Design top, start of the top module:
module top(input clk, rst_raw, up, left, right, down, 
           input [15:0]switches, output dp,a,b,c,d,e,f,g, output [3:0]anode,
           output load_done, output reg fsm_done);
    wire [7:0] A, B;     
    wire [3:0] init_ram_addr, fsm_ram_addr, ram_addr;    
    wire [1:0] rf_w_addr;
    wire rf_w_en;
    wire ram_w_en, init_ram_w_en, fsm_ram_w_en;    
    wire [1:0] reg_r_addr1, reg_r_addr2, reg_r_addr3, reg_r_addr4;
    wire [7:0] init_w_ram_data, fsm_w_ram_data, 
               w_ram_data, r_ram_data;   
    wire acc_en, acc_clear;
    wire done;
    wire [3:0] pp0, pp1;  
    wire [1:0] A1, A2, B1, B2;   
    wire [4:0] acc;  
    wire [4:0] C11, C12, C21, C22;   
    wire up_clean, left_clean, rst, right_clean, down_clean;    
    reg load_en;
    reg load_button;     
    reg start_button;    
    reg C11_button, C12_button, C21_button, C22_button;  
    reg display;     
    debouncer udb(.clk(clk), .raw(up), .clean(up_clean)); 
    debouncer ldb(.clk(clk), .raw(left), .clean(left_clean)); 
    debouncer cdb(.clk(clk), .raw(rst_raw), .clean(rst));  
    debouncer rdb(.clk(clk), .raw(right), .clean(right_clean)); 
    debouncer ddb(.clk(clk), .raw(down), .clean(down_clean)); 
    load_RAM init(.clk(clk), 
                  .rst(rst), 
                  .en(load_en), 
                  .button(load_button), 
                  .matrices(switches), 
                  .write_en(init_ram_w_en), 
                  .done(load_done), 
                  .ram_addr(init_ram_addr),
                  .w_ram_data(init_w_ram_data));   
    controller fsm(.clk(clk),
                   .rst(rst),
                   .start(start_button),
                   .acc(acc),
                   .ram_addr(fsm_ram_addr),
  ...
Size in the first run: ~1200 cells after synthesis, about 230 flip-flops, about 12000 um^2 of cells after synthesis.
export LEC_CHECK = 0
export CAP_MARGIN = 20
export CORE_MARGIN = 2
export CORE_UTILIZATION = 72
export CTS_CLUSTER_DIAMETER = 224
export CTS_CLUSTER_SIZE = 14
export GPL_ROUTABILITY_DRIVEN = 0
export MIN_ROUTING_LAYER = met1
export PLACE_DENSITY_LB_ADDON = 0.16
export SLEW_MARGIN = 40
create_clock -name core_clock -period 3.05 [get_ports {clk}]
run.sh (not shown) runs the stock make flow with config.mk's settings and CLKGATE_MAP_FILE=.
The first run passed the timing, DRC and antenna checks.
Rerun with:
ABC_AREA = 1   (was default)
GPL_ROUTABILITY_DRIVEN = 1   (was 0)
HOLD_SLACK_MARGIN = 0.29   (was default)
SETUP_SLACK_MARGIN = 0.7   (was default)
clock period = 2.38 ns   (was 3.05 ns; I/O delays follow)
=> This time the run ended with an error in 5_1_grt. Area after synthesis goes down by about 2.2%. Die area decreases by 2.2%. Synthesized cell count grows by 16%.

========
Starting RTL as in the previous note.
clock: 10.0 ns
lec_check: 0
cap_margin: 10
cell_pad_in_sites_global_placement: 2
core_aspect_ratio: 0.95
core_margin: 8
core_utilization: 34
gpl_routability_driven: 1
max_routing_layer: met4
min_routing_layer: met1
setup_slack_margin: 2.97
slew_margin: 25
tns_end_percent: 45
The first run ran to the end with no violations.
Change:
CAP_MARGIN = 0   (was 10)
CORE_UTILIZATION = 40   (was 34)
GPL_ROUTABILITY_DRIVEN = 0   (was 1)
MAX_ROUTING_LAYER = met5   (was met4)
MIN_ROUTING_LAYER = met2   (was met1)
SETUP_SLACK_MARGIN = not set   (was 2.97)
SLEW_MARGIN = 20   (was 25)
TNS_END_PERCENT = not set   (was 45)
Outcome:
- critical path depth does not change
- die area fell by 14%
- final area decreases by 2.0%
- hold slack gains 0.0053 ns
- via count goes up by 39%
- clock power came out lower by about 10%
Change:
CELL_PAD_IN_SITES_GLOBAL_PLACEMENT = not set   (was 2)
CORE_ASPECT_RATIO = not set   (was 0.95)
CORE_MARGIN = 2   (was 8)
CORE_UTILIZATION = 72   (was 40)
CTS_CLUSTER_SIZE = 19   (was not set)
GPL_ROUTABILITY_DRIVEN = not set   (was 0)
MAX_ROUTING_LAYER = not set   (was met5)
MIN_ROUTING_LAYER = not set   (was met2)
clock period = 2.36 ns   (was 10.0 ns; I/O delays follow)
What happened: Now the flow completed and failed the layout checks on negative setup slack. Register-to-register slack got worse by 7.0 ns. Wire length goes up by 4.4%. Non-clock buffer count increases by 120. Setup slack got worse by 5.8 ns. Clock skew shrinks by 0.010 ns. Final area climbs by 6.3%.
No activity file was given, so power comes from the tool's default toggle rates.
